==> flow/design.v <==
`timescale 1ns / 1ps
module ALU(
    input  [7:0] SrcA, 
    input  [7:0] SrcB,
    input  [3:0] ALUControl,
    output reg [7:0] ALUResult,
    output reg Zero
);
parameter ADD          = 4'b1000;
parameter SUBTRACT     = 4'b1001;
parameter MULTIPLY     = 4'b1010;
parameter DIVIDE       = 4'b1011;
parameter AND          = 4'b1100;
parameter OR           = 4'b1101;
parameter NOT          = 4'b1110;
parameter XOR          = 4'b1111;
parameter Right_Shift  = 4'b0110;
parameter Left_Shift   = 4'b0111;
parameter LOAD         = 4'b0010;  
parameter STORE        = 4'b0011;   
parameter JUMP         = 4'b0100;
parameter Equal_to     = 4'b0101;
always @(*) begin
    case (ALUControl)
        ADD:          ALUResult = SrcA + SrcB;
        SUBTRACT:     ALUResult = SrcA + (~SrcB + 1'b1);
        MULTIPLY:     ALUResult = SrcA * SrcB;
        DIVIDE:       ALUResult = (SrcB != 0) ? SrcA / SrcB : 8'b0;
        AND:          ALUResult = SrcA & SrcB;
        OR:           ALUResult = SrcA | SrcB;
        NOT:          ALUResult = ~SrcA;
        XOR:          ALUResult = SrcA ^ SrcB;
        Right_Shift:  ALUResult = $signed(SrcA) >>> 1;
        Left_Shift:   ALUResult = $signed(SrcA) << 1;
        Equal_to:    ALUResult = (SrcA == SrcB) ? 8'b00000001 : 8'b00000000;
        default:   begin
          ALUResult = 8'b00000000;
        end
    endcase
      Zero = (ALUResult == 0) ? 1'b1 : 1'b0;
end
endmodule
module ControlUnit(
    input [3:0] opcode,
    input [2:0] funct,
    input Zero,
    output reg RegWrite,
    output reg ALUSrc,
    output reg MemWrite,
    output reg [3:0] ALUControl,
    output reg ResultSrc,
    output reg PCSrc
);
parameter OP_RTYPE        = 4'b0000;
parameter OP_LOAD_IM      = 4'b0001;
parameter OP_LOAD         = 4'b0010;
parameter OP_STORE        = 4'b0011;
parameter OP_JUMP         = 4'b0100;
parameter OP_EQUAL_TO     = 4'b0101;
parameter OP_RIGHT_SHIFT  = 4'b0110;
parameter OP_LEFT_SHIFT   = 4'b0111;
parameter OP_ADDI         = 4'b1000;
parameter OP_BEQ          = 4'b1001;
parameter F_ADD           = 3'b000;
parameter F_SUBTRACT      = 3'b001;
parameter F_MULTIPLY      = 3'b010;
parameter F_DIVIDE        = 3'b011;
parameter F_AND           = 3'b100;
parameter F_OR            = 3'b101;
parameter F_XOR           = 3'b110;
parameter F_NOT           = 3'b111;
parameter ALU_ADD         = 4'b1000;
parameter ALU_SUBTRACT    = 4'b1001;
parameter ALU_MULTIPLY    = 4'b1010;
parameter ALU_DIVIDE      = 4'b1011;
parameter ALU_AND         = 4'b1100;
parameter ALU_OR          = 4'b1101;
parameter ALU_NOT         = 4'b1110;
parameter ALU_XOR         = 4'b1111;
parameter ALU_RIGHT_SHIFT = 4'b0110;
parameter ALU_LEFT_SHIFT  = 4'b0111;
parameter ALU_EQUAL_TO    = 4'b0101;
  always @(*) begin
    RegWrite    = 0;
    ALUSrc      = 0;
    MemWrite    = 0;
    ALUControl  = 4'b0000;
    ResultSrc   = 0;
    PCSrc       = 0;
    case (opcode)
        OP_RTYPE: begin
            RegWrite = 1;
            ALUSrc   = 0;
            case (funct)
                F_ADD:      ALUControl = ALU_ADD;
                F_SUBTRACT: ALUControl = ALU_SUBTRACT;
                F_MULTIPLY: ALUControl = ALU_MULTIPLY;
                F_DIVIDE:   ALUControl = ALU_DIVIDE;
                F_AND:      ALUControl = ALU_AND;
                F_OR:       ALUControl = ALU_OR;
                F_XOR:      ALUControl = ALU_XOR;
                F_NOT:      ALUControl = ALU_NOT;
            endcase
        end
        OP_LOAD_IM: begin
            RegWrite   = 1;
            ALUSrc     = 1;
            ALUControl = ALU_ADD;
            ResultSrc  = 0;
        end
        OP_LOAD: begin
            RegWrite   = 1;
            ALUSrc     = 1;
            ALUControl = ALU_ADD;
            ResultSrc  = 1;
        end
        OP_STORE: begin
        RegWrite = 1;
            ALUSrc     = 1;
            ResultSrc = 0;
            MemWrite   = 1;
            ALUControl = ALU_ADD;
        end
        OP_EQUAL_TO: begin
            ALUControl = ALU_EQUAL_TO;
            PCSrc      = Zero;
        end
        OP_JUMP: begin
            PCSrc = 1;
        end
        OP_RIGHT_SHIFT: begin
            RegWrite   = 1;
            ALUSrc     = 0;
            ALUControl = ALU_RIGHT_SHIFT;
        end
        OP_LEFT_SHIFT: begin
            RegWrite   = 1;
            ALUSrc     = 0;
            ALUControl = ALU_LEFT_SHIFT;
        end
        OP_ADDI: begin
        RegWrite   = 1;
    ALUSrc     = 1;
    ALUControl = ALU_ADD;
    ResultSrc  = 0;
        end
        OP_BEQ: begin
       RegWrite = 0;
       ALUControl = ALU_EQUAL_TO;
       MemWrite = 0;
       ResultSrc = 0;
       ALUSrc = 0;
       PCSrc = Zero;
       end
        default: ALUControl = 4'b0000;
    endcase
end
endmodule
module Extender(
    input  [2:0] in0,
    output reg [7:0] ImmExt
);
    always @(*) begin
        if (in0[2] == 0)
            ImmExt = {5'b00000, in0};  
        else
            ImmExt = {5'b11111, in0};  
    end
endmodule
module Register_file(rdata1, rdata2, wrtData, srcreg1, srcreg2, destreg, write, clk, reset);
input clk, reset, write;
input [2:0] srcreg1, srcreg2, destreg;
input [7:0] wrtData;
output [7:0] rdata1, rdata2;
integer i;
reg [7:0] regfile [0:7];
assign rdata1 = regfile[srcreg1];
assign rdata2 = regfile[srcreg2];
always @ (posedge   clk or posedge reset )begin
if (reset) begin
  for ( i = 0; i < 8; i = i + 1)
    regfile[i] <= i;
end
else  if (write) begin 
    regfile[destreg] <= wrtData;
end
end
endmodule
module MUX_2x1(
input [7:0] in0, input [7:0] in1, input select, output [7:0] out0
    );
    assign out0 = (select ==0) ? in0 : in1;
endmodule
module Forwarding_Mux( Src_in, Result, ALU_Result, forward, Src_out);
input [7:0] Src_in;
input [7:0] Result;
input [7:0] ALU_Result;
input [1:0] forward;
output [7:0] Src_out;
assign Src_out = (forward == 2'b00) ? Src_in:
                 (forward == 2'b01) ? ALU_Result:
                 (forward == 2'b10) ? Result:
                 Src_in;
                 endmodule 
module pc(pc, clk, reset, pcnext, stallF);
input clk, reset;
input [7:0] pcnext;
input stallF;
output reg [7:0] pc;
always  @(posedge   clk or posedge reset) begin
if(reset)
pc <= 8'b0;
else if (!stallF)
pc <= pcnext;
end
endmodule
module IF_ID(
  input [7:0] pcplus1_f,
  input [15:0] instr_f,
  input [7:0] pc_f,
  output reg [7:0] pc_d,
  output reg [7:0] pcplus1_d,
  output reg [15:0] instr_d,
  input clk, input reset,
  input stallD, flushD
);
 always @(posedge clk or posedge reset) begin
  if (reset) begin
    pcplus1_d <= 8'd0;
    instr_d <= 16'd0;
    pc_d <= 8'd0;
  end else if (flushD) begin
    pcplus1_d <= 8'd0;
    instr_d <= 16'd0;
    pc_d <= 8'd0;
  end else if (!stallD) begin
    pcplus1_d <= pcplus1_f;
    instr_d <= instr_f;
    pc_d <= pc_f;
  end
end
endmodule
module ID_EX(
  input [7:0] SrcA, SrcB_reg, pcplus1, ImmExt,
  input [2:0] destreg, Rs1D, Rs2D,
  input RegWrite, ALUSrc, ResultSrc, MemWrite,
  input [3:0] ALUControl,
  output reg [7:0] SrcA_out, SrcB_reg_out, pcplus1_out, ImmExt_out,
  output reg [2:0] destreg_out, Rs1E, Rs2E,
  output reg RegWrite_out, ALUSrc_out, ResultSrc_out, MemWrite_out,
  output reg [3:0] ALUControl_out,
  input clk, input reset, flushE
);
  always @(posedge clk or posedge reset) begin
  if (reset) begin
    SrcA_out <= 0; SrcB_reg_out <= 0; pcplus1_out <= 0; ImmExt_out <= 0;
    destreg_out <= 0; Rs1E <= 0; Rs2E <= 0; RegWrite_out <= 0; ALUSrc_out <= 0; ResultSrc_out <= 0;
    MemWrite_out <= 0; ALUControl_out <= 0;
  end else begin
    if (flushE) begin
      SrcA_out <= 0; SrcB_reg_out <= 0; pcplus1_out <= 0; ImmExt_out <= 0;
      destreg_out <= 0; Rs1E <= 0; Rs2E <= 0; RegWrite_out <= 0; ALUSrc_out <= 0; ResultSrc_out <= 0;
      MemWrite_out <= 0; ALUControl_out <= 0;
    end else begin
      SrcA_out <= SrcA; SrcB_reg_out <= SrcB_reg; pcplus1_out <= pcplus1; ImmExt_out <= ImmExt;
      destreg_out <= destreg; Rs1E <= Rs1D; Rs2E <= Rs2D;
      RegWrite_out <= RegWrite; ALUSrc_out <= ALUSrc; ResultSrc_out <= ResultSrc;
      MemWrite_out <= MemWrite; ALUControl_out <= ALUControl;
    end
  end
end
endmodule
module EX_MEM(
  input [7:0] ALUResult, SrcB_reg, pcplus1,
  input [2:0] destreg,
  input RegWrite, MemWrite, ResultSrc,
  output reg [7:0] ALUResult_out, WriteData_out, pcplus1_out,
  output reg [2:0] destreg_out,
  output reg RegWrite_out, MemWrite_out, ResultSrc_out,
  input clk, input reset
);
  always @(posedge clk or posedge reset) begin
    if (reset) begin
      ALUResult_out <= 0; WriteData_out <= 0; pcplus1_out <= 0;
      destreg_out <= 0; RegWrite_out <= 0; MemWrite_out <= 0; ResultSrc_out <= 0;
    end else begin
      ALUResult_out <= ALUResult; WriteData_out <= SrcB_reg; pcplus1_out <= pcplus1;
      destreg_out <= destreg;
      RegWrite_out <= RegWrite; MemWrite_out <= MemWrite; ResultSrc_out <= ResultSrc;
    end
  end
endmodule
module MEM_WB(
  input [7:0] ReadData, ALUResult, pcplus1,
  input [2:0] destreg,
  input RegWrite, ResultSrc,
  output reg [7:0] ReadData_out, ALUResult_out, pcplus1_out,
  output reg [2:0] destreg_out,
  output reg RegWrite_out, ResultSrc_out,
  input clk, input reset
);
  always @(posedge clk or posedge reset) begin
    if (reset) begin
      ReadData_out <= 0; ALUResult_out <= 0; pcplus1_out <= 0;
      destreg_out <= 0; RegWrite_out <= 0; ResultSrc_out <= 0;
    end else begin
      ReadData_out <= ReadData; ALUResult_out <= ALUResult; pcplus1_out <= pcplus1;
      destreg_out <= destreg;
      RegWrite_out <= RegWrite; ResultSrc_out <= ResultSrc;
    end
  end
endmodule
module Hazard_unit( 
input [2:0] Rs1D, Rs2D, Rs1E, Rs2E, a1_d, a1_e, a1_w, a1_m,
input [3:0] opcode,
input regwrite_m, regwrite_w, ResultSrc_e, pcsrc,
output reg StallF, StallD, FlushD, FlushE,
output reg [1:0] ForwardAE, ForwardBE);
wire hzd;
assign hzd = (ResultSrc_e && (a1_e != 0) &&
              ((a1_e == a1_d) || (a1_e == Rs1D) || (a1_e == Rs2D)) &&
              (opcode != 4'b0101) && (opcode != 4'b0100));
always @(*) begin
        StallF = hzd;
        StallD = hzd;
        FlushE = hzd;
        FlushD = pcsrc;  
    end                           
always @(*) begin
        if (regwrite_m && (a1_m != 0) && (a1_m == Rs1E))
            ForwardAE = 2'b01;  
        else if (regwrite_w && (a1_w != 0) && (a1_w == Rs1E))
            ForwardAE = 2'b10;  
        else
            ForwardAE = 2'b00;  
        if (regwrite_m && (a1_m != 0) && (a1_m == Rs2E))
            ForwardBE = 2'b01;  
        else if (regwrite_w && (a1_w != 0) && (a1_w == Rs2E))
            ForwardBE = 2'b10;  
        else
            ForwardBE = 2'b00;  
    end
endmodule
module Pipelined_Processor(
input CLK,
input reset,
output [7:0] imem_addr,
input [15:0] imem_data,
output [7:0] dmem_addr,
output [7:0] dmem_wdata,
output dmem_we,
input [7:0] dmem_rdata,
output [7:0] result 
   );
wire pcsrc;
wire [7:0] pcplus1_f;
wire [7:0] pcnext_f;
wire [7:0] pc_f, pc_d;
wire [15:0] instr_f, instr_d;
wire signed [7:0] SrcA_d, SrcA_e;
wire signed [7:0] RD1e, RD2e;  
wire signed [7:0] SrcB ;
wire Zero;
wire [7:0] ALUResult_e, ALUResult_m, ALUResult_w;
wire [3:0] ALUControl_d, ALUControl_e;
wire ALUSrc_d, ALUSrc_e, ResultSrc_e, ResultSrc_d, ResultSrc_m, ResultSrc_w;
wire [7:0] pcplus1_d, pcplus1_e, pcplus1_m, pcplus1_w;
wire [2:0] a1_d, Rs1D, Rs2D;
wire [2:0] Rs1E, Rs2E;
wire [2:0] a1_e, a1_m, a1_w;  
wire [3:0] opcode;
wire [2:0] funct;
wire [7:0] SrcB_reg, SrcB_reg_e, SrcB_reg_m;
wire [7:0] wrtdata;
wire [7:0] read_data_w, read_data_m;
wire MemWrite_d, MemWrite_e, MemWrite_m;
wire regwrite_d, regwrite_e, regwrite_w, regwrite_m;
wire [7:0] ImmExt_d, ImmExt_e;  
wire [1:0] ForwardAE, ForwardBE;
wire stallF, flushD, stallD, flushE;
pc p0(.pcnext(pcnext_f),. reset(reset), .pc(pc_f), .stallF(stallF), .clk(CLK));
assign pcplus1_f = pc_f + 1;
assign imem_addr = pc_f;
assign instr_f = imem_data;
assign opcode = instr_f[15:12];
assign pcnext_f = (opcode == 4'b0101 && Zero) ? (pc_f + ImmExt_d) : 
  (pcsrc) ? ImmExt_d :
                (pc_f + 1);
assign a1_d = instr_f[8:6];   
assign funct = instr_f[11:9];
assign Rs1D = instr_f[5:3];
assign Rs2D = instr_f[2:0];
  Extender e0(.in0(Rs2D), .ImmExt(ImmExt_d));
IF_ID l0(.clk(CLK), .flushD(flushD), .stallD(stallD), .pcplus1_f(pcnext_f), .pcplus1_d(pcplus1_d),  .reset(reset), .pc_f(pc_f), .pc_d(pc_d),  .instr_d(instr_d), .instr_f(instr_f));
ControlUnit c0(.opcode(opcode), .funct(funct), .Zero(Zero), .ALUSrc(ALUSrc_d), .MemWrite(MemWrite_d), .ALUControl(ALUControl_d), .ResultSrc(ResultSrc_d), .PCSrc(pcsrc), .RegWrite(regwrite_d));
  Register_file r0(.clk(CLK), .reset(reset), .write(regwrite_w), .destreg(a1_w), .srcreg1(Rs1D), .srcreg2(Rs2D), .rdata1(SrcA_d), .rdata2(SrcB_reg), .wrtData(wrtdata));
ID_EX l1(.clk(CLK), .flushE(flushE), .reset(reset), .SrcA(SrcA_d), .SrcB_reg(SrcB_reg), 
.pcplus1(pcplus1_d), .ImmExt(ImmExt_d), 
.destreg(a1_d), .Rs1D(Rs1D), .Rs2D(Rs2D), .Rs1E(Rs1E), .Rs2E(Rs2E),
.RegWrite(regwrite_d), .ALUSrc(ALUSrc_d), .ResultSrc(ResultSrc_d), 
.MemWrite(MemWrite_d), .ALUControl(ALUControl_d), 
.SrcA_out(RD1e),
.SrcB_reg_out(RD2e), 
.pcplus1_out(pcplus1_e),
.ImmExt_out(ImmExt_e), .destreg_out(a1_e), 
.RegWrite_out(regwrite_e), .ALUSrc_out(ALUSrc_e), 
.ResultSrc_out(ResultSrc_e), 
.MemWrite_out(MemWrite_e), 
.ALUControl_out(ALUControl_e));
Forwarding_Mux m0(.Src_in(RD1e), .Result(wrtdata), .ALU_Result(ALUResult_m), .forward(ForwardAE), .Src_out(SrcA_e));
Forwarding_Mux m1(.Src_in(RD2e), .Result(wrtdata), .ALU_Result(ALUResult_m), .forward(ForwardBE), .Src_out(SrcB_reg_e));
MUX_2x1 alu(.in0(SrcB_reg_e), .in1(ImmExt_e), .select(ALUSrc_e), .out0(SrcB));
ALU a0( .SrcA(SrcA_e), .SrcB(SrcB), .Zero(Zero), .ALUResult(ALUResult_e), .ALUControl(ALUControl_e));
EX_MEM l2(.clk(CLK), .reset(reset), 
.ALUResult(ALUResult_e), .SrcB_reg(SrcB_reg_e),
.pcplus1(pcplus1_e), 
          .RegWrite(regwrite_e), .MemWrite(MemWrite_e),
          .ResultSrc(ResultSrc_e), 
.ALUResult_out(ALUResult_m), .destreg(a1_e), 
.WriteData_out(SrcB_reg_m ), .pcplus1_out(pcplus1_m), .destreg_out(a1_m), .RegWrite_out(regwrite_m), .MemWrite_out(MemWrite_m), .ResultSrc_out(ResultSrc_m));
assign dmem_addr = ALUResult_m;
assign dmem_wdata = SrcB_reg_m;
assign dmem_we = MemWrite_m;
assign read_data_m = dmem_rdata;
MEM_WB l3(.clk(CLK), .reset(reset), .ReadData(read_data_m), .ALUResult(ALUResult_m), .pcplus1(pcplus1_m), .destreg(a1_m), .RegWrite(regwrite_m), .ResultSrc(ResultSrc_m), .ReadData_out(read_data_w), .ALUResult_out(ALUResult_w), .pcplus1_out(pcplus1_w), .destreg_out(a1_w), .RegWrite_out(regwrite_w), .ResultSrc_out(ResultSrc_w));
MUX_2x1 read(.in0(ALUResult_w), .in1(read_data_w), .select(ResultSrc_w), .out0(wrtdata));
assign result = wrtdata;
Hazard_unit h0(.Rs1D(Rs1D), .Rs2D(Rs2D), .Rs1E(Rs1E), .Rs2E(Rs2E), .a1_d(a1_d), .a1_e(a1_e), .a1_w(a1_w), .a1_m(a1_m), .opcode(opcode), .regwrite_m(regwrite_m), .regwrite_w(regwrite_w), .ResultSrc_e(ResultSrc_e), .pcsrc(pcsrc), .StallF(stallF), .StallD(stallD), .FlushD(flushD), .FlushE(flushE), .ForwardAE(ForwardAE), .ForwardBE(ForwardBE));
endmodule
==> flow/run.sh <==
#!/bin/bash
# the make line also repeats each setting of config.mk as NAME=value (left out here)
make -C /OpenROAD-flow-scripts/flow DESIGN_CONFIG=/design/flow/config.mk WORK_HOME=/design/flow/orfs CLKGATE_MAP_FILE= finish
==> flow/config.mk <==
export PLATFORM = sky130hd
export DESIGN_NAME = Pipelined_Processor
export DESIGN_NICKNAME = Pipelined_Processor
export VERILOG_FILES = /design/flow/design.v
export SDC_FILE = /design/flow/constraint.sdc
export NUM_CORES = 4
export LEC_CHECK = 0
export ABC_AREA = 1
export CAP_MARGIN = 35
export CORE_MARGIN = 2
export CORE_UTILIZATION = 72
export CTS_CLUSTER_DIAMETER = 263
export CTS_CLUSTER_SIZE = 73
export HOLD_SLACK_MARGIN = -0.09
export SLEW_MARGIN = 20
==> flow/constraint.sdc <==
create_clock -name core_clock -period 8.15 [get_ports {CLK}]
set_input_delay 1.6300 -clock core_clock [delete_from_list [all_inputs] [get_ports {CLK}]]
set_output_delay 1.6300 -clock core_clock [all_outputs]
set_load 0.01 [all_outputs]
==> flow_metrics.tcl, run 1 <==
# yosys + openroad results
set metrics [dict create \
    edf_count 0 \
    cts_root_buf "clkbuf_16" \
    dp.cells 1845 \
    initial_core_util_pct 73.5 \
    clock-sinks 148 \
    io-pin-count 59 \
    ys_warn_count 11 \
    logic_family "simple AND/OR/NAND/NOR gates" \
    die_y_um 129 \
    ys_area_um2 11200 \
    netlist_top_cells_count "nand2_1, inv_1, nor2_1" \
    status "did not finish" \
    yosys.area_share.simple_pct 26.0 \
    yosys.area_share.adder_pct 12.3 \
    grt_overflow 78 \
    topCellsByArea "dfrtp_1, nand2_1, ha_1" \
    cts_buffer_depth 2 \
    ys_ff 148 \
    synthAoiAreaFrac_pct 14.9 \
    lastStage "global routing (5_1_grt)" \
    synth_area_um2 11200 \
    xor_share_pct 3.76 \
    synth_seq_share_pct 33.3 \
    portBuffers 58 \
    ys_cells 1465 \
    error_line "[ERROR GRT-0232] Routing congestion too high. Check the congestion heatmap in the GUI." \
    top_area_share_pct 30.5 \
    ys_sh_mux_pct 0.235 \
    dieArea_um2 16500 \
    synth_cell_types 67 \
    gp_congestion 1.03 \
    synth_cells 1465 \
    yosysTopAreaCell "dfrtp_1" \
    most_common_cell "nand2_1" \
    floorplan.nets 1592 \
    hpwl_um 27500 \
    track_usage_pct 81.2 \
    core_um2 15200 \
    synth-main-ff-cell "dfrtp_1" \
    cts_max_level 4 \
    async_reset_ff_share_pct 100 \
    cts_buffers 17 \
    syn_area_per_cell_um2 7.63 \
    row_count 45 \
    die_x_um 129 \
    dpl_cell_area_um2 13100 \
]
## timing repair
item                                    4_1_cts
endpoints found under the hold margin         0
resized                                      79
gates cloned                                  2
endpoints found under the setup margin       11
hold buffers                                  0
pin swaps                                    71
buffers inserted                             36
## stage by stage
| stage | setup TNS, ps | hold slack [ps] | setup WS, ps | total power [W] |
|---|---|---|---|---|
| 4_1_cts | -25080 | 354 | -2770 | 0.00604 |
| 3_5_place_dp | -32150 | 337 | -3480 | 0.00475 |
| 3_3_place_gp | -24660 | 336 | -2740 | 0.00458 |
| 2_1_floorplan | -22900 | 331 | -2570 | 0.00335 |
## layer usage
layer,global-route usage [%],GRT overflow
met1,79.9,0
met2,94.5,40
met3,70.2,6
met4,81.1,32
met5,48.2,0
==> run 2: changes to the inputs <==
Settings changed: ABC_AREA 1 to not set, CAP_MARGIN 35 to 20, CELL_PAD_IN_SITES_GLOBAL_PLACEMENT set to 0, CORE_MARGIN 2 to 5, CORE_UTILIZATION 72 to 23, CTS_CLUSTER_DIAMETER 263 to 299, CTS_CLUSTER_SIZE 73 to 92, GPL_ROUTABILITY_DRIVEN set to 1, GPL_TIMING_DRIVEN set to 1, HOLD_SLACK_MARGIN -0.09 to -0.02, MAX_ROUTING_LAYER set to met5, PLACE_DENSITY set to 0.92, TNS_END_PERCENT set to 75.
Clock period 8.15 ns to 14.1 ns, I/O delays scaled along.
==> flow_metrics.tcl, run 2 <==
# yosys + openroad results
set metrics [dict create \
    most_common_cell "dfrtp_1" \
    yosysTopAreaCell "dfrtp_1" \
    top_usage_layer "met2" \
    ys_area_um2 11300 \
    seq_power_w 0.000672 \
    reg2reg_to "p0.pc[7]" \
    post-route-drc-count 0 \
    hold_ws_ps 355 \
    vias_per_cell 5.30 \
    synth-main-ff-cell "dfrtp_1" \
    topCellsByArea "dfrtp_1, ha_1, nor2_1" \
    hold_depth 0 \
    switching_share_pct 44.3 \
    p_leak_nw 5.81 \
    syn_to_final_growth_pct 20.3 \
    setup_violations 0 \
    grt_pass1_vias 10300 \
    vdd_drop_max_v 0.000100 \
    initial_core_util_pct 23.2 \
    ys_cells 1287 \
    worst-path-max-fanout 10 \
    clk_pin_slew_ps 70 \
    wl_per_cell_um 18.2 \
    required_ps 14430 \
    internal_power_w 0.00152 \
    track_usage_pct 13.2 \
    synth_cell_types 94 \
    grt_use_met1_pct 17.3 \
    max_freq_mhz 73.8 \
    top_area_share_pct 30.0 \
    p_comb_w 0.00161 \
    detail-route-antenna-nets 0 \
    cp-startpoint "l3.destreg_out[2]" \
    core_um2 48800 \
    row_count 81 \
    pwr-share-comb_pct 59.2 \
    synth_cells 1287 \
    grt_pass1_wl_um 56900 \
    dp_slack_ps -340 \
    critPathArrivalTime_ps 13870 \
    ys_sh_mux_pct 6.87 \
    nets 1482 \
    cts_max_level 4 \
    synthAoiAreaFrac_pct 21.5 \
    gp_congestion 0.998 \
    rrSetupSlack_ps 560 \
    cts_buffer_depth 2 \
    hpwl_um 25900 \
    dpl_cell_area_um2 12700 \
    drv_slew 0 \
    finalHoldViolCount 0 \
    netlist_top_cells_count "dfrtp_1, nor2_1, nand2_1" \
    logic_family "AND-OR/OR-AND gates" \
    start_kind "flip-flop" \
    num_vias 10800 \
    fin_crit_sh_pct 96.0 \
    hold_path_class "flip-flop to flip-flop" \
    maxPowerGroup "combinational logic" \
    use_met2_pct 20.3 \
    cts_buffers 17 \
    xor_share_pct 4.86 \
    design_area_um2 13600 \
    crit_top_cell "o21a_1" \
    dr.pass1.iters 6 \
    slowest_stage "dfrtp_1" \
    drv_cap 0 \
    drt-total-wl_um 37100 \
    drt_iter0_drc 1666 \
    yosys.area_share.simple_pct 16.8 \
    portBuffers 58 \
    warning_count 45 \
    yosys.area_share.adder_pct 12.1 \
    die_x_um 232 \
    status "complete, no violations" \
    worstHoldStart "l1.MemWrite_out" \
    p_switching_w 0.00121 \
    post-route-min-period_ps 13540 \
    antenna_found_initial 6 \
    path_class "flip-flop to flip-flop" \
    cts_tree "yes" \
    r2r_start "l3.destreg_out[2]" \
    edf_count 0 \
    clkPwrFrac_pct 16.2 \
    worst_slack_ps 558 \
    cp_top_family "AND-OR/OR-AND gates" \
    cp.depth 74 \
    clk_latency_ps 440 \
    worstSetupEndpoint "p0.pc[7]" \
    endpoint_kind "flip-flop" \
    syn_area_per_cell_um2 8.80 \
    r2r_cells 74 \
    io-pin-count 59 \
    synth_area_um2 11300 \
    hold_end "l2.MemWrite_out" \
    ctsHoldBuffers 0 \
    async_reset_ff_share_pct 100 \
    worstMarginPinSlew_ps 977 \
    power_frac_seq_pct 24.6 \
    floorplan.nets 1414 \
    clock-sinks 148 \
    ys_ff 148 \
    synth_seq_share_pct 32.8 \
    grt_max_degree 89 \
    max_stage_delay_ps 510 \
    grt_overflow 0 \
    grt_use_met3_pct 4.59 \
    dieArea_um2 53800 \
    ys_warn_count 11 \
    power.density_nw_per_um2 200 \
    skew_ps 15.5 \
    path_buffers 5 \
    slew_headroom_pct 34.0 \
    pg_clk_w 0.000442 \
    die_y_um 232 \
    cts_root_buf "clkbuf_16" \
]
-- run 2: stage by stage --
step	utilization, %	TNS, ps	total power [W]	instances
final	27.9	0	0.00273	2037
after floorplan	-	0	0.00170	1287
after global routing	27.9	-1880	0.00292	2033
after CTS	27.2	0	0.00260	2012
after global placement	26.1	0	0.00209	1979
after detailed placement	26.1	-2280	0.00213	1979
-- run 2: metal layers --
metal  up-vias  routed length (um)
met4         4                1520
met1      5100               14300
met5         -                  21
met2       756               16400
li1       4750                   -
met3       185                4900
-- run 2: layout make-up --
| cell class | count | area [um^2] |
|---|---|---|
| repair buffers | 108 | 956 |
| well taps | 664 | 831 |
| inverters | 81 | 314 |
| diodes | 5 | 12.5 |
| clock inverters | 13 | 125 |
| fillers | 5081 | 35200 |
| flip-flops and latches | 148 | 3720 |
| clock buffers | 19 | 433 |
| multi-input cells | 999 | 7240 |
-- run 2: timing repair --
item                                    CTS  global route
gates cloned                              0             1
gates resized                             3            43
pin swaps                                 1             8
endpoints found under the setup margin    8             9
buffers inserted                          1            19
endpoints found under the hold margin     0             0
==> run 3: changes to the inputs <==
Settings changed: CORE_MARGIN 5 to 2, CORE_UTILIZATION 23 to 65, CTS_CLUSTER_DIAMETER 299 to 226, CTS_CLUSTER_SIZE 92 to 43, PLACE_DENSITY 0.92 to not set, SETUP_SLACK_MARGIN set to -0.63.
Clock period 14.1 ns to 10.9 ns, I/O delays scaled along.
==> flow_metrics.tcl, run 3 <==
# yosys + openroad results
set metrics [dict create \
    status "failed layout checks" \
    check.faults "negative setup slack" \
    hold_ws_ps 339 \
    grt_max_degree 83 \
    endpoint_kind "flip-flop" \
    p_comb_w 0.00307 \
    async_reset_ff_share_pct 100 \
    floorplan.nets 1414 \
    setup_violations 10 \
    worstHoldStart "l1.RegWrite_out" \
    most_common_cell "dfrtp_1" \
    cts_buffers 17 \
    fin_crit_sh_pct 122 \
    maxPowerGroup "combinational logic" \
    drv_cap 0 \
    r2r_start "l1.ImmExt_out[6]" \
    initial_core_util_pct 66.0 \
    fin_setup_tns_ps -21290 \
    antenna_found_initial 3 \
    vdd_drop_max_v 0.000324 \
    vias_per_cell 6.82 \
    detail-route-antenna-nets 0 \
    cts_root_buf "clkbuf_16" \
    xor_share_pct 4.86 \
    max_freq_mhz 75.0 \
    synth-main-ff-cell "dfrtp_1" \
    start_kind "flip-flop" \
    yosys.area_share.adder_pct 12.1 \
    use_met2_pct 68.7 \
    top_usage_layer "met2" \
    die_y_um 136 \
    dp_slack_ps -1750 \
    cts_buffer_depth 2 \
    p_switching_w 0.00198 \
    seq_power_w 0.000835 \
    synth_area_um2 11300 \
    clk_latency_ps 440 \
    cp-startpoint "l1.ImmExt_out[6]" \
    yosys.area_share.simple_pct 16.8 \
    hold_end "l2.RegWrite_out" \
    row_count 48 \
    top_area_share_pct 30.0 \
    netlist_top_cells_count "dfrtp_1, nor2_1, nand2_1" \
    syn_to_final_growth_pct 30.7 \
    ys_area_um2 11300 \
    synth_cells 1287 \
    synth_seq_share_pct 32.8 \
    required_ps 11220 \
    crit_top_cell "o21a_1" \
    worst-path-max-fanout 6 \
    die_x_um 136 \
    dieArea_um2 18500 \
    post-route-min-period_ps 13330 \
    max_stage_delay_ps 460 \
    ys_sh_mux_pct 6.87 \
    ctsHoldBuffers 0 \
    wl_per_cell_um 24.7 \
    hpwl_um 26300 \
    power_frac_seq_pct 18.7 \
    warning_count 50 \
    num_vias 12000 \
    p_leak_nw 6.73 \
    ys_cells 1287 \
    yosysTopAreaCell "dfrtp_1" \
    slowest_stage "dfrtp_2" \
    clk_pin_slew_ps 70 \
    clkPwrFrac_pct 12.6 \
    grt_overflow 0 \
    slew_headroom_pct 35.0 \
    track_usage_pct 43.3 \
    worst_slack_ps -2430 \
    path_class "flip-flop to flip-flop" \
    post-route-drc-count 0 \
    logic_family "AND-OR/OR-AND gates" \
    nets 1653 \
    portBuffers 58 \
    ys_ff 148 \
    finalHoldViolCount 0 \
    cts_max_level 4 \
    clock-sinks 148 \
    grt_pass1_vias 11200 \
    cp.depth 70 \
    final_util_pct 86.2 \
    internal_power_w 0.00248 \
    dp.cells 1671 \
    dr.pass1.iters 8 \
    worstSetupEndpoint "p0.pc[1]" \
    rrSetupSlack_ps -2430 \
    edf_count 0 \
    gp_congestion 0.989 \
    hold_path_class "flip-flop to flip-flop" \
    pg_clk_w 0.000564 \
    pwr-share-comb_pct 68.7 \
    ys_warn_count 11 \
    synthAoiAreaFrac_pct 21.5 \
    hold_depth 0 \
    core_um2 17200 \
    synth_cell_types 94 \
    grt_pass1_wl_um 60600 \
    cts_tree "yes" \
    topCellsByArea "dfrtp_1, ha_1, nor2_1" \
    switching_share_pct 44.4 \
    critPathArrivalTime_ps 13650 \
    skew_ps 12.9 \
    drt_iter0_drc 1720 \
    worstMarginPinSlew_ps 969 \
    r2r_cells 70 \
    io-pin-count 59 \
    ff_latch_area_um2 3720 \
    path_buffers 6 \
    logic_area_um2 7620 \
    reg2reg_to "p0.pc[1]" \
    power.density_nw_per_um2 301 \
    drv_slew 0 \
    grt_use_met3_pct 11.0 \
    grt_setup_unrepaired "yes" \
    cp_top_family "AND-OR/OR-AND gates" \
    syn_area_per_cell_um2 8.80 \
    fillCellCount 903 \
    grt_use_met1_pct 52.5 \
    drt-total-wl_um 43600 \
    final_cells 1766 \
]
run 3: final cells by class:
cell class | instances | area share [%]
sequential | 148 | 25.1
clock inverter | 13 | 0.794
timing repair buffer | 280 | 15.6
antenna | 2 | 0.0338
clock buffer | 19 | 2.99
inverter | 81 | 2.16
tap | 225 | 1.90
multi-input combinational | 998 | 51.4
run 3: timing repair:
action,4_1_cts,5_1_grt
resized,34,44
buffers inserted,45,17
setup endpoints to repair,9,10
pin swaps,52,53
run 3: routing by layer:
metal	share of wire (%)	vias to the layer above	wire length, um
li1	-	5079	-
met1	34	5649	14900
met2	45	973	19700
met3	12	334	5420
met4	8.1	4	3550
met5	0.14	-	63
run 3: stage by stage:
step	power, W	instance area (um^2)
floorplan	0.00229	11500
finish	0.00446	14800
CTS	0.00396	14400
global route	0.00467	14800
global placement	0.00306	13400
detailed placement	0.00313	13400
==> run 4: changes to the inputs <==
Settings changed: CAP_MARGIN 20 to 35, CORE_MARGIN 2 to 5, CORE_UTILIZATION 65 to 58, CTS_CLUSTER_DIAMETER 226 to 299, CTS_CLUSTER_SIZE 43 to 92, HOLD_SLACK_MARGIN -0.02 to 0.06, PLACE_DENSITY set to 0.41, SETUP_SLACK_MARGIN -0.63 to not set, SLEW_MARGIN 20 to 40, TNS_END_PERCENT 75 to 10.
Clock period 10.9 ns to 14.1 ns, I/O delays scaled along.
==> flow_metrics.tcl, run 4 <==
# yosys + openroad results
set metrics [dict create \
    status "complete, no violations" \
    yosys.area_share.adder_pct 12.1 \
    pwr-share-comb_pct 58.3 \
    p_leak_nw 5.89 \
    top_area_share_pct 30.0 \
    cts_tree "yes" \
    drv_cap 0 \
    die_y_um 150 \
    async_reset_ff_share_pct 100 \
    grt_overflow 0 \
    maxPowerGroup "combinational logic" \
    dieArea_um2 22400 \
    ys_area_um2 11300 \
    vias_per_cell 6.25 \
    required_ps 14410 \
    cp.depth 71 \
    gp_congestion 0.929 \
    syn_to_final_growth_pct 17.1 \
    hold_depth 0 \
    hpwl_um 25000 \
    grt_pass1_wl_um 55100 \
    grt_pass1_vias 10200 \
    core_um2 19300 \
    syn_area_per_cell_um2 8.80 \
    crit_top_cell "o21a_1" \
    power_frac_seq_pct 24.5 \
    skew_ps 10.6 \
    row_count 51 \
    cp_top_family "AND-OR/OR-AND gates" \
    path_class "flip-flop to flip-flop" \
    r2r_cells 71 \
    endpoint_kind "flip-flop" \
    drv_slew 0 \
    reg2reg_to "p0.pc[7]" \
    initial_core_util_pct 58.6 \
    wl_per_cell_um 21.3 \
    synthAoiAreaFrac_pct 21.5 \
    cp-startpoint "l1.ImmExt_out[6]" \
    clk_latency_ps 430 \
    yosys.area_share.simple_pct 16.8 \
    grt_max_degree 81 \
    final_cells 1645 \
    path_buffers 1 \
    r2r_start "l1.ImmExt_out[6]" \
    num_vias 10300 \
    finalHoldViolCount 0 \
    ys_cells 1287 \
    fin_crit_sh_pct 94.2 \
    dp_slack_ps -308 \
    final_util_pct 68.6 \
    ctsHoldBuffers 0 \
    clk_pin_slew_ps 60 \
    ys_ff 148 \
    detail-route-antenna-nets 0 \
    switching_share_pct 43.2 \
    synth-main-ff-cell "dfrtp_1" \
    warning_count 47 \
    slowest_stage "dfrtp_2" \
    ys_sh_mux_pct 6.87 \
    antenna_found_initial 0 \
    worstSetupEndpoint "p0.pc[7]" \
    portBuffers 58 \
    vdd_drop_max_v 0.000105 \
    ys_warn_count 11 \
    fin_setup_tns_ps 0 \
    antenna_cells 0 \
    dp.cells 1592 \
    worstHoldStart "l1.MemWrite_out" \
    die_x_um 150 \
    worst_slack_ps 811 \
    worstMarginPinSlew_ps 815 \
    critPathArrivalTime_ps 13590 \
    nets 1494 \
    p_comb_w 0.00156 \
    netlist_top_cells_count "dfrtp_1, nor2_1, nand2_1" \
    rrSetupSlack_ps 810 \
    seq_power_w 0.000657 \
    post-route-min-period_ps 13290 \
    worst-path-max-fanout 8 \
    cts_root_buf "clkbuf_16" \
    floorplan.nets 1414 \
    dr.pass1.iters 6 \
    cts_buffers 17 \
    hold_end "l2.MemWrite_out" \
    max_freq_mhz 75.3 \
    topCellsByArea "dfrtp_1, ha_1, nor2_1" \
    synth_cell_types 94 \
    clock-sinks 148 \
    most_common_cell "dfrtp_1" \
    edf_count 0 \
    start_kind "flip-flop" \
    fillCellCount 1593 \
    io-pin-count 59 \
    slew_headroom_pct 44.1 \
    logic_family "AND-OR/OR-AND gates" \
    max_stage_delay_ps 470 \
    cts_max_level 4 \
    synth_seq_share_pct 32.8 \
    p_switching_w 0.00116 \
    yosysTopAreaCell "dfrtp_1" \
    drt-total-wl_um 35000 \
    post-route-drc-count 0 \
    power.density_nw_per_um2 202 \
    drt_iter0_drc 1044 \
    internal_power_w 0.00152 \
    xor_share_pct 4.86 \
    track_usage_pct 31.8 \
    setup_violations 0 \
    hold_path_class "flip-flop to flip-flop" \
    clkPwrFrac_pct 17.2 \
    synth_cells 1287 \
    synth_area_um2 11300 \
    cts_buffer_depth 2 \
    pg_clk_w 0.000461 \
]
run 4: layer usage:
metal  share of wire (%)  track usage [%]  up-vias
met3                 6.3             4.15      108
met5                   0                0        -
met1                  40             39.9     4940
met4                 4.9             17.2        0
met2                  49             53.4      452
li1                    -                -     4780
run 4: stage by stage:
step	instance area (um^2)	power (W)	hold slack [ps]
CTS	13000	0.00261	349
detailed placement	12300	0.00213	336
floorplan	11300	0.00170	331
global route	13300	0.00289	357
finish	13300	0.00268	345
global placement	12300	0.00211	333
run 4: final cells by class:
cell class | instances | area, um^2 | area share, %
timing repair buffer | 120 | 1080 | 8.18
clock inverter | 13 | 144 | 1.08
clock buffer | 19 | 453 | 3.41
tap | 265 | 332 | 2.50
multi-input combinational | 999 | 7220 | 54.4
sequential | 148 | 3730 | 28.1
inverter | 81 | 314 | 2.37
run 4: what timing repair did:
action / 4_1_cts / 5_1_grt
endpoints found under the setup margin: 8 / 9
gates resized: 3 / 35
cloned: 0 / 1
setup buffers: 0 / 16
pin swaps: 0 / 10
==> run 5: changes to the inputs <==
Settings changed: ABC_AREA set to 1, CAP_MARGIN 35 to 20, CELL_PAD_IN_SITES_GLOBAL_PLACEMENT 0 to not set, CORE_MARGIN 5 to 2, CORE_UTILIZATION 58 to 72, CTS_CLUSTER_DIAMETER 299 to 392, CTS_CLUSTER_SIZE 92 to 98, GPL_ROUTABILITY_DRIVEN 1 to not set, GPL_TIMING_DRIVEN 1 to not set, HOLD_SLACK_MARGIN 0.06 to not set, MAX_ROUTING_LAYER met5 to not set, PLACE_DENSITY 0.41 to not set, SLEW_MARGIN 40 to 20, TNS_END_PERCENT 10 to not set.
Clock period 14.1 ns to 12.1 ns, I/O delays scaled along.
==> flow_metrics.tcl, run 5 <==
# yosys + openroad results
set metrics [dict create \
    ys_sh_mux_pct 0.235 \
    synthAoiAreaFrac_pct 14.9 \
    p_leak_nw 6.43 \
    power_frac_seq_pct 19.9 \
    critPathArrivalTime_ps 12450 \
    cts_buffers 17 \
    path_buffers 11 \
    core_um2 15200 \
    top_area_share_pct 30.5 \
    logic_family "simple AND/OR/NAND/NOR gates" \
    drv_cap 0 \
    max_stage_delay_ps 500 \
    worstMarginPinSlew_ps 1110 \
    synth_seq_share_pct 33.3 \
    track_usage_pct 40.8 \
    yosys.area_share.simple_pct 26.0 \
    r2r_start "l3.destreg_out[0]" \
    topCellsByArea "dfrtp_1, nand2_1, ha_1" \
    final_util_pct 85.9 \
    netlist_top_cells_count "nand2_1, inv_1, nor2_1" \
    crit_top_cell "nand2_1" \
    fin_setup_tns_ps -9.75 \
    syn_to_final_growth_pct 16.9 \
    ys_ff 148 \
    synth-main-ff-cell "dfrtp_1" \
    hold_end "l2.MemWrite_out" \
    dpl_cell_area_um2 12000 \
    cts_buffer_depth 2 \
    wl_per_cell_um 20.2 \
    skew_ps 11.4 \
    drt-total-wl_um 35700 \
    nets 1695 \
    ctsHoldBuffers 0 \
    cp_top_family "simple AND/OR/NAND/NOR gates" \
    async_reset_ff_share_pct 100 \
    rrSetupSlack_ps -10 \
    grt_max_degree 77 \
    portBuffers 58 \
    most_common_cell "nand2_1" \
    required_ps 12440 \
    num_vias 11200 \
    max_freq_mhz 82.6 \
    clock-sinks 148 \
    dieArea_um2 16500 \
    detail-route-antenna-nets 0 \
    setup_violations 1 \
    finalHoldViolCount 0 \
    seq_power_w 0.000712 \
    antenna_found_initial 1 \
    fillCellCount 886 \
    synth_cells 1465 \
    worst-path-max-fanout 12 \
    ys_area_um2 11200 \
    design_area_um2 13100 \
    grt_pass1_wl_um 52200 \
    fin_crit_sh_pct 100 \
    warning_count 47 \
    floorplan.nets 1592 \
    drt_iter0_drc 1697 \
    start_kind "flip-flop" \
    p_switching_w 0.00172 \
    drv_slew 0 \
    check.faults "negative setup slack" \
    dr.pass1.iters 7 \
    hold_path_class "flip-flop to flip-flop" \
    synth_cell_types 67 \
    maxPowerGroup "combinational logic" \
    post-route-min-period_ps 12110 \
    clk_latency_ps 440 \
    yosysTopAreaCell "dfrtp_1" \
    worstHoldStart "l1.MemWrite_out" \
    logic_area_um2 6630 \
    row_count 45 \
    hpwl_um 23900 \
    vdd_drop_max_v 0.000276 \
    initial_core_util_pct 73.5 \
    dp_slack_ps -381 \
    die_x_um 129 \
    syn_area_per_cell_um2 7.63 \
    die_y_um 129 \
    yosys.area_share.adder_pct 12.3 \
    endpoint_kind "flip-flop" \
    pg_clk_w 0.000539 \
    io-pin-count 59 \
    slowest_stage "dfrtp_2" \
    synth_area_um2 11200 \
    pwr-share-comb_pct 64.9 \
    vias_per_cell 6.35 \
    gp_congestion 1.05 \
    clkPwrFrac_pct 15.1 \
    r2r_cells 81 \
    grt_pass1_vias 10300 \
    worstSetupEndpoint "p0.pc[1]" \
    cp.depth 81 \
    ys_cells 1465 \
    cts_root_buf "clkbuf_16" \
    ff_latch_area_um2 3730 \
    path_class "flip-flop to flip-flop" \
    hold_depth 0 \
    antenna_cells 0 \
    slew_headroom_pct 25.2 \
    cp-startpoint "l3.destreg_out[0]" \
    reg2reg_to "p0.pc[1]" \
    internal_power_w 0.00185 \
    cts_tree "yes" \
    power.density_nw_per_um2 273 \
    p_comb_w 0.00232 \
    worst_slack_ps -9.75 \
    grt_overflow 0 \
    xor_share_pct 3.76 \
    switching_share_pct 48.3 \
    post-route-drc-count 0 \
    cts_max_level 4 \
    clk_pin_slew_ps 70 \
    ys_warn_count 11 \
    status "failed layout checks" \
    edf_count 0 \
]
[run 5: final cells by class]
class / count / area share (%)
clock inverter: 15 / 1.26
clock buffer: 17 / 3.26
multi-input combinational: 1052 / 50.7
tap: 188 / 1.80
timing repair buffer: 109 / 7.38
inverter: 240 / 7.01
sequential: 148 / 28.6
[run 5: per-stage QoR]
stage          power [W]  hold WS, ps  instances
6_report         0.00357          367       1769
5_1_grt          0.00381          381       1769
4_1_cts          0.00325          366       1738
3_5_place_dp     0.00268          343       1703
3_3_place_gp     0.00262          337       1703
2_1_floorplan    0.00220          331       1465
[run 5: repair_timing]
| item | 4_1_cts | 5_1_grt |
|---|---|---|
| pin swaps | 2 | 40 |
| endpoints found under the setup margin | 8 | 9 |
| cloned | 1 | 0 |
| resized | 12 | 40 |
| setup buffers | 2 | 31 |
[run 5: metal layers]
metal	GRT usage, %	up-vias	share of wire [%]
li1	-	5006	-
met1	54.1	5147	37
met2	64.3	887	45
met3	10.1	201	13
met4	17.6	0	4.7
met5	0	-	0
==> run 6: changes to the inputs <==
Settings changed: CORE_UTILIZATION 72 to 71, CTS_CLUSTER_DIAMETER 392 to 222, CTS_CLUSTER_SIZE 98 to 73, HOLD_SLACK_MARGIN set to 0.29, PLACE_DENSITY set to 0.65.
Clock period 12.1 ns to 11.2 ns, I/O delays scaled along.
==> flow_metrics.tcl, run 6 <==
# yosys + openroad results
set metrics [dict create \
    top_area_share_pct 30.5 \
    ys_warn_count 11 \
    synth_area_um2 11200 \
    lastStage "global routing (5_1_grt)" \
    yosys.area_share.simple_pct 26.0 \
    initial_core_util_pct 72.9 \
    netlist_top_cells_count "nand2_1, inv_1, nor2_1" \
    dieArea_um2 16800 \
    cts_max_level 4 \
    cts_buffers 17 \
    topCellsByArea "dfrtp_1, nand2_1, ha_1" \
    most_common_cell "nand2_1" \
    die_y_um 129 \
    synth_cell_types 67 \
    floorplan.nets 1592 \
    cts_buffer_depth 2 \
    synth_cells 1465 \
    row_count 45 \
    syn_area_per_cell_um2 7.63 \
    synth_seq_share_pct 33.3 \
    ys_cells 1465 \
    yosys.area_share.adder_pct 12.3 \
    synthAoiAreaFrac_pct 14.9 \
    ys_ff 148 \
    grt_overflow 7 \
    yosysTopAreaCell "dfrtp_1" \
    track_usage_pct 73.5 \
    logic_family "simple AND/OR/NAND/NOR gates" \
    synth-main-ff-cell "dfrtp_1" \
    portBuffers 58 \
    xor_share_pct 3.76 \
    ys_area_um2 11200 \
    gp_congestion 1.01 \
    hpwl_um 25600 \
    cts_root_buf "clkbuf_16" \
    clock-sinks 148 \
    async_reset_ff_share_pct 100 \
    status "did not finish" \
    die_x_um 129 \
    ys_sh_mux_pct 0.235 \
    io-pin-count 59 \
    error_line "[ERROR GRT-0232] Routing congestion too high. Check the congestion heatmap in the GUI." \
    edf_count 0 \
    dp_slack_ps -824 \
    core_um2 15300 \
]
-- run 6: layer usage --
layer,overflow,global-route usage (%)
met2,2,88.9
met4,4,65.3
met3,0,62.6
met5,0,33.5
met1,1,74.3
-- run 6: timing repair --
action	4_1_cts
pin swaps	33
hold buffers	0
buffers inserted	31
cloned	3
endpoints found under the setup margin	8
gates resized	35
endpoints found under the hold margin	0
-- run 6: stage by stage --
stage | utilization, % | hold WS (ps) | total power, W | instance area [um^2] | std cells
detailed placement | 80.4 | 337 | 0.00302 | 12300 | 1765
floorplan | - | 331 | 0.00238 | 11200 | 1465
global placement | 80.4 | 343 | 0.00291 | 12300 | 1765
CTS | 86.9 | 362 | 0.00393 | 13300 | 1830
==> run 7: changes to the inputs <==
Settings changed: CORE_UTILIZATION 71 to 68, CTS_CLUSTER_DIAMETER 222 to 392, CTS_CLUSTER_SIZE 73 to 98, HOLD_SLACK_MARGIN 0.29 to not set, PLACE_DENSITY 0.65 to not set, TNS_END_PERCENT set to 10.
Clock period 11.2 ns to 8.0 ns, I/O delays scaled along.
==> flow_metrics.tcl, run 7 <==
# yosys + openroad results
set metrics [dict create \
    die_y_um 132 \
    cts_buffer_depth 2 \
    most_common_cell "nand2_1" \
    ys_area_um2 11200 \
    xor_share_pct 3.76 \
    row_count 46 \
    edf_count 0 \
    error_line "[ERROR GRT-0232] Routing congestion too high. Check the congestion heatmap in the GUI." \
    synthAoiAreaFrac_pct 14.9 \
    top_area_share_pct 30.5 \
    synth_area_um2 11200 \
    gp_congestion 1.00 \
    lastStage "global routing (5_1_grt)" \
    core_um2 15900 \
    yosys.area_share.adder_pct 12.3 \
    yosys.area_share.simple_pct 26.0 \
    yosysTopAreaCell "dfrtp_1" \
    portBuffers 58 \
    netlist_top_cells_count "nand2_1, inv_1, nor2_1" \
    synth_cell_types 67 \
    io-pin-count 59 \
    ctsHoldBuffers 0 \
    async_reset_ff_share_pct 100 \
    ys_cells 1465 \
    initial_core_util_pct 70.1 \
    cts_max_level 4 \
    cts_root_buf "clkbuf_16" \
    synth_cells 1465 \
    die_x_um 132 \
    dp_slack_ps -3750 \
    topCellsByArea "dfrtp_1, nand2_1, ha_1" \
    cts_buffers 17 \
    ys_ff 148 \
    clock-sinks 148 \
    syn_area_per_cell_um2 7.63 \
    status "did not finish" \
    dieArea_um2 17500 \
    logic_family "simple AND/OR/NAND/NOR gates" \
    ys_warn_count 11 \
    track_usage_pct 77.5 \
    floorplan.nets 1592 \
    synth-main-ff-cell "dfrtp_1" \
    ys_sh_mux_pct 0.235 \
    synth_seq_share_pct 33.3 \
    grt_overflow 11 \
    hpwl_um 26900 \
]
run 7: per-stage QoR:
stage	power (W)	util [%]	cells	cell area, um^2
2_1_floorplan	0.00341	-	1465	11200
3_5_place_dp	0.00485	82.5	1873	13200
3_3_place_gp	0.00468	82.5	1873	13200
4_1_cts	0.00625	90.2	1953	14400
run 7: layer usage:
layer,overflow,GRT usage [%]
met1,0,76.9
met2,6,91.6
met5,0,34.2
met4,5,74.7
met3,0,67.4
run 7: timing repair:
| item | 4_1_cts |
|---|---|
| cloned | 1 |
| buffers inserted | 47 |
| setup endpoints to repair | 11 |
| pin swaps | 65 |
| gates resized | 59 |
==> run 8: changes to the inputs <==
Settings changed: ABC_AREA 1 to not set, CORE_UTILIZATION 68 to 62, CTS_CLUSTER_DIAMETER 392 to not set, TNS_END_PERCENT 10 to not set.
Clock period 8.0 ns to 12.2 ns, I/O delays scaled along.
==> flow_metrics.tcl, run 8 <==
# yosys + openroad results
set metrics [dict create \
    yosys.area_share.adder_pct 12.1 \
    initial_core_util_pct 63.1 \
    p_leak_nw 6.43 \
    max_stage_delay_ps 410 \
    gp_congestion 0.975 \
    wl_per_cell_um 21.8 \
    grt_pass1_wl_um 58100 \
    logic_family "AND-OR/OR-AND gates" \
    yosys.area_share.simple_pct 16.8 \
    clock-sinks 148 \
    floorplan.nets 1414 \
    cts_root_buf "clkbuf_16" \
    synth_cells 1287 \
    xor_share_pct 4.86 \
    synth-main-ff-cell "dfrtp_1" \
    die_x_um 139 \
    setup_violations 9 \
    async_reset_ff_share_pct 100 \
    syn_area_per_cell_um2 8.80 \
    row_count 49 \
    worst-path-max-fanout 6 \
    detail-route-antenna-nets 0 \
    switching_share_pct 42.4 \
    r2r_start "l2.destreg_out[2]" \
    edf_count 0 \
    vias_per_cell 6.40 \
    cts_buffers 17 \
    check.faults "negative setup slack" \
    worstSetupEndpoint "p0.pc[7]" \
    slew_headroom_pct 27.3 \
    drv_slew 0 \
    p_comb_w 0.00240 \
    skew_ps 10.2 \
    finalHoldViolCount 0 \
    worstHoldStart "l1.MemWrite_out" \
    num_vias 11000 \
    worstMarginPinSlew_ps 1080 \
    r2r_cells 75 \
    internal_power_w 0.00213 \
    dr.pass1.iters 5 \
    hold_depth 0 \
    power_frac_seq_pct 20.2 \
    ys_warn_count 11 \
    clk_latency_ps 430 \
    start_kind "flip-flop" \
    dpl_cell_area_um2 12900 \
    syn_to_final_growth_pct 25.6 \
    ys_cells 1287 \
    topCellsByArea "dfrtp_1, ha_1, nor2_1" \
    worst_slack_ps -775 \
    hold_end "l2.MemWrite_out" \
    cp-startpoint "l2.destreg_out[2]" \
    grt_overflow 0 \
    grt_pass1_vias 10900 \
    netlist_top_cells_count "dfrtp_1, nor2_1, nand2_1" \
    final_cells 1713 \
    antenna_found_initial 0 \
    status "failed layout checks" \
    seq_power_w 0.000744 \
    hold_path_class "flip-flop to flip-flop" \
    grt_setup_unrepaired "yes" \
    warning_count 49 \
    top_area_share_pct 30.0 \
    pwr-share-comb_pct 65.0 \
    post-route-min-period_ps 12970 \
    slowest_stage "dfrtp_1" \
    dp.cells 1631 \
    portBuffers 58 \
    p_switching_w 0.00156 \
    cts_tree "yes" \
    vdd_drop_max_v 0.000359 \
    synth_area_um2 11300 \
    endpoint_kind "flip-flop" \
    critPathArrivalTime_ps 13290 \
    post-route-drc-count 0 \
    cp_top_family "AND-OR/OR-AND gates" \
    hpwl_um 25900 \
    rrSetupSlack_ps -770 \
    ys_sh_mux_pct 6.87 \
    cts_buffer_depth 2 \
    grt_max_degree 76 \
    nets 1597 \
    pg_clk_w 0.000547 \
    reg2reg_to "p0.pc[7]" \
    synth_seq_share_pct 32.8 \
    required_ps 12510 \
    crit_top_cell "o21a_1" \
    io-pin-count 59 \
    drt-total-wl_um 37400 \
    most_common_cell "dfrtp_1" \
    power.density_nw_per_um2 259 \
    path_class "flip-flop to flip-flop" \
    clk_pin_slew_ps 60 \
    synthAoiAreaFrac_pct 21.5 \
    path_buffers 8 \
    clkPwrFrac_pct 14.8 \
    drv_cap 0 \
    max_freq_mhz 77.1 \
    core_um2 18000 \
    ctsHoldBuffers 0 \
    track_usage_pct 37.9 \
    fin_crit_sh_pct 106 \
    maxPowerGroup "combinational logic" \
    cp.depth 75 \
    drt_iter0_drc 1182 \
    die_y_um 139 \
    ys_ff 148 \
    cts_max_level 4 \
    synth_cell_types 94 \
    ys_area_um2 11300 \
    yosysTopAreaCell "dfrtp_1" \
    dieArea_um2 19400 \
    design_area_um2 14200 \
]
## run 8: what timing repair did
action,CTS,global route
resized,49,25
gates cloned,0,0
pin swaps,29,17
setup endpoints to repair,8,9
setup buffers,33,16
## run 8: area by class of cell
class / count / area [um^2]
fillers: 1223 / 3730
flip-flops and latches: 148 / 3720
diodes: 1 / 2.50
well taps: 229 / 287
clock inverters: 15 / 186
multi-input cells: 998 / 7450
inverters: 81 / 315
repair buffers: 224 / 1850
clock buffers: 17 / 425
## run 8: routing by layer
| metal | wire length (um) | vias to the layer above | part of all wire, % | global-route usage, % |
|---|---|---|---|---|
| met5 | 0 | - | 0 | 0 |
| met4 | 2090 | 0 | 5.6 | 19.0 |
| met3 | 2700 | 164 | 7.2 | 5.94 |
| met2 | 18000 | 570 | 48 | 63.2 |
| met1 | 14600 | 5245 | 39 | 48.1 |
| li1 | - | 4983 | - | - |
## run 8: per-stage QoR
step	TNS [ps]	hold slack, ps	setup WS (ps)	power (W)	utilization [%]
final	-6020	347	-775	0.00369	79.2
after global routing	-9890	357	-1210	0.00390	79.2
after CTS	-950	350	-185	0.00347	77.9
after detailed placement	-4000	336	-576	0.00269	71.8
after global placement	-418	336	-94.8	0.00264	71.8
after floorplan	0	331	12.5	0.00199	-
==> run 9: changes to the inputs <==
Settings changed: CAP_MARGIN 20 to 35, CELL_PAD_IN_SITES_DETAIL_PLACEMENT set to 0, CELL_PAD_IN_SITES_GLOBAL_PLACEMENT set to 0, CORE_UTILIZATION 62 to 72, CTS_CLUSTER_DIAMETER set to 318, CTS_CLUSTER_SIZE 98 to not set, GPL_ROUTABILITY_DRIVEN set to 1, PLACE_DENSITY_LB_ADDON set to 0.02, SETUP_SLACK_MARGIN set to 2.63.
Clock period 12.2 ns to 14.4 ns, I/O delays scaled along.
==> flow_metrics.tcl, run 9 <==
# yosys + openroad results
set metrics [dict create \
    status "did not finish" \
    lastStage "global routing (5_1_grt)" \
    error_line "[ERROR GRT-0232] Routing congestion too high. Check the congestion heatmap in the GUI." \
    grt_overflow 5 \
    synth_cell_types 94 \
    topCellsByArea "dfrtp_1, ha_1, nor2_1" \
    dieArea_um2 16800 \
    edf_count 0 \
    xor_share_pct 4.86 \
    io-pin-count 59 \
    netlist_top_cells_count "dfrtp_1, nor2_1, nand2_1" \
    cts_root_buf "clkbuf_16" \
    yosys.area_share.simple_pct 16.8 \
    track_usage_pct 78.7 \
    hpwl_um 24800 \
    row_count 45 \
    portBuffers 58 \
    ys_cells 1287 \
    synth_seq_share_pct 32.8 \
    synthAoiAreaFrac_pct 21.5 \
    die_x_um 129 \
    ctsHoldBuffers 0 \
    most_common_cell "dfrtp_1" \
    synth_cells 1287 \
    top_area_share_pct 30.0 \
    core_um2 15300 \
    ys_warn_count 11 \
    cts_buffers 17 \
    logic_family "AND-OR/OR-AND gates" \
    cts_buffer_depth 2 \
    die_y_um 129 \
    async_reset_ff_share_pct 100 \
    ys_ff 148 \
    gp_congestion 1.09 \
    cts_max_level 4 \
    yosys.area_share.adder_pct 12.1 \
    floorplan.nets 1414 \
    syn_area_per_cell_um2 8.80 \
    synth_area_um2 11300 \
    ys_area_um2 11300 \
    clock-sinks 148 \
    synth-main-ff-cell "dfrtp_1" \
    initial_core_util_pct 74.0 \
    yosysTopAreaCell "dfrtp_1" \
    ys_sh_mux_pct 6.87 \
]
==> run 9: stage by stage <==
stage	setup slack (ps)	instances	util, %	area (um^2)
floorplan	2590	1287	-	11500
global placement	1450	1514	80.1	12300
detailed placement	688	1518	80.5	12300
CTS	2130	1626	90.1	13800
==> run 9: what timing repair did <==
item	CTS
gates resized	64
pin swaps	46
buffers inserted	76
endpoints found under the setup margin	9
==> run 9: metal layers <==
metal	global-route usage (%)	overflow
met5	46.8	0
met4	69.8	3
met3	71.9	0
met2	91.2	2
met1	78.8	0
==> run 10: changes to the inputs <==
Settings changed: ABC_AREA set to 1, CAP_MARGIN 35 to 20, CELL_PAD_IN_SITES_DETAIL_PLACEMENT 0 to not set, CELL_PAD_IN_SITES_GLOBAL_PLACEMENT 0 to not set, CORE_ASPECT_RATIO set to 0.7, CTS_CLUSTER_DIAMETER 318 to 400, CTS_CLUSTER_SIZE set to 98, GPL_ROUTABILITY_DRIVEN 1 to not set, PLACE_DENSITY_LB_ADDON 0.02 to not set, SETUP_SLACK_MARGIN 2.63 to 1.4, TNS_END_PERCENT set to 15.
Clock period 14.4 ns to 10.0 ns, I/O delays scaled along.
==> flow_metrics.tcl, run 10 <==
# yosys + openroad results
set metrics [dict create \
    core_um2 15300 \
    synth_cell_types 67 \
    ys_ff 148 \
    synth_area_um2 11200 \
    dieArea_um2 16500 \
    io-pin-count 59 \
    synth_seq_share_pct 33.3 \
    lastStage "global routing (5_1_grt)" \
    error_line "[ERROR GRT-0232] Routing congestion too high. Check the congestion heatmap in the GUI." \
    track_usage_pct 85.5 \
    synth-main-ff-cell "dfrtp_1" \
    hpwl_um 27300 \
    yosys.area_share.simple_pct 26.0 \
    synthAoiAreaFrac_pct 14.9 \
    xor_share_pct 3.76 \
    ys_area_um2 11200 \
    most_common_cell "nand2_1" \
    yosysTopAreaCell "dfrtp_1" \
    status "did not finish" \
    die_y_um 108 \
    ctsHoldBuffers 0 \
    topCellsByArea "dfrtp_1, nand2_1, ha_1" \
    ys_cells 1465 \
    synth_cells 1465 \
    ys_warn_count 11 \
    cts_root_buf "clkbuf_16" \
    floorplan.nets 1592 \
    cts_buffers 17 \
    edf_count 0 \
    logic_family "simple AND/OR/NAND/NOR gates" \
    die_x_um 153 \
    portBuffers 58 \
    row_count 38 \
    gp_congestion 0.998 \
    clock-sinks 148 \
    ys_sh_mux_pct 0.235 \
    cts_buffer_depth 2 \
    top_area_share_pct 30.5 \
    grt_overflow 133 \
    cts_max_level 4 \
    netlist_top_cells_count "nand2_1, inv_1, nor2_1" \
    async_reset_ff_share_pct 100 \
    yosys.area_share.adder_pct 12.3 \
    syn_area_per_cell_um2 7.63 \
    initial_core_util_pct 73.0 \
]
[run 10: stage by stage]
step	cells	TNS (ps)	setup WS, ps	power (W)	instance area (um^2)
after floorplan	1465	-5630	-738	0.00273	11200
after global placement	1843	-7090	-923	0.00374	13000
after CTS	1922	-9710	-1220	0.00490	14200
after detailed placement	1843	-15210	-1840	0.00391	13000
[run 10: what timing repair did]
action,CTS
cloned,3
resized,50
endpoints found under the setup margin,10
buffers inserted,44
pin swaps,67
[run 10: per-layer routing]
layer | global-route usage [%] | overflow
met3 | 74.3 | 8
met1 | 83.4 | 3
met4 | 88.5 | 61
met5 | 55.4 | 2
met2 | 99.0 | 59
==> run 11: changes to the inputs <==
Settings changed: ABC_AREA 1 to not set, CELL_PAD_IN_SITES_GLOBAL_PLACEMENT set to 0, CORE_ASPECT_RATIO 0.7 to not set, CTS_CLUSTER_DIAMETER 400 to not set, CTS_CLUSTER_SIZE 98 to 43, GPL_ROUTABILITY_DRIVEN set to 1, GPL_TIMING_DRIVEN set to 1, HOLD_SLACK_MARGIN set to -0.02, MAX_ROUTING_LAYER set to met5, SETUP_SLACK_MARGIN 1.4 to -0.8, TNS_END_PERCENT 15 to 75.
Clock period 10.0 ns to 11.1 ns, I/O delays scaled along.
==> flow_metrics.tcl, run 11 <==
# yosys + openroad results
set metrics [dict create \
    edf_count 0 \
    synth_cells 1287 \
    xor_share_pct 4.86 \
    core_um2 15300 \
    portBuffers 58 \
    synth_area_um2 11300 \
    gp_congestion 1.03 \
    dp.cells 1642 \
    synth-main-ff-cell "dfrtp_1" \
    dieArea_um2 16800 \
    ys_sh_mux_pct 6.87 \
    synthAoiAreaFrac_pct 21.5 \
    floorplan.nets 1414 \
    grt_overflow 176 \
    cts_buffers 17 \
    row_count 45 \
    hpwl_um 27400 \
    track_usage_pct 83.9 \
    initial_core_util_pct 74.0 \
    logic_family "AND-OR/OR-AND gates" \
    topCellsByArea "dfrtp_1, ha_1, nor2_1" \
    most_common_cell "dfrtp_1" \
    yosysTopAreaCell "dfrtp_1" \
    cts_buffer_depth 2 \
    io-pin-count 59 \
    synth_cell_types 94 \
    netlist_top_cells_count "dfrtp_1, nor2_1, nand2_1" \
    error_line "[ERROR GRT-0232] Routing congestion too high. Check the congestion heatmap in the GUI." \
    yosys.area_share.adder_pct 12.1 \
    top_area_share_pct 30.0 \
    ys_warn_count 11 \
    ctsHoldBuffers 0 \
    clock-sinks 148 \
    die_x_um 129 \
    ys_cells 1287 \
    lastStage "global routing (5_1_grt)" \
    status "did not finish" \
    async_reset_ff_share_pct 100 \
    synth_seq_share_pct 32.8 \
    cts_root_buf "clkbuf_16" \
    ys_ff 148 \
    cts_max_level 4 \
    syn_area_per_cell_um2 8.80 \
    yosys.area_share.simple_pct 16.8 \
    ys_area_um2 11300 \
    die_y_um 129 \
]
[run 11: per-stage QoR]
step                      hold WS (ps)  TNS, ps  area, um^2  setup WS [ps]  utilization, %
after floorplan                    331    -5360       11500           -793               -
after global placement             335    -7200       13200           -922            86.1
after detailed placement           350   -15150       13200          -1840            86.1
after CTS                          362    -9120       14200          -1140            93.0
[run 11: what timing repair did]
| action | in CTS |
|---|---|
| endpoints found under the setup margin | 9 |
| pin swaps | 26 |
| gates resized | 39 |
| buffers inserted | 36 |
[run 11: metal layers]
metal	overflow	GRT usage (%)
met5	3	46.2
met4	63	86.0
met3	8	72.0
met2	96	97.0
met1	6	82.7
Power and IR drop assume default switching activity.
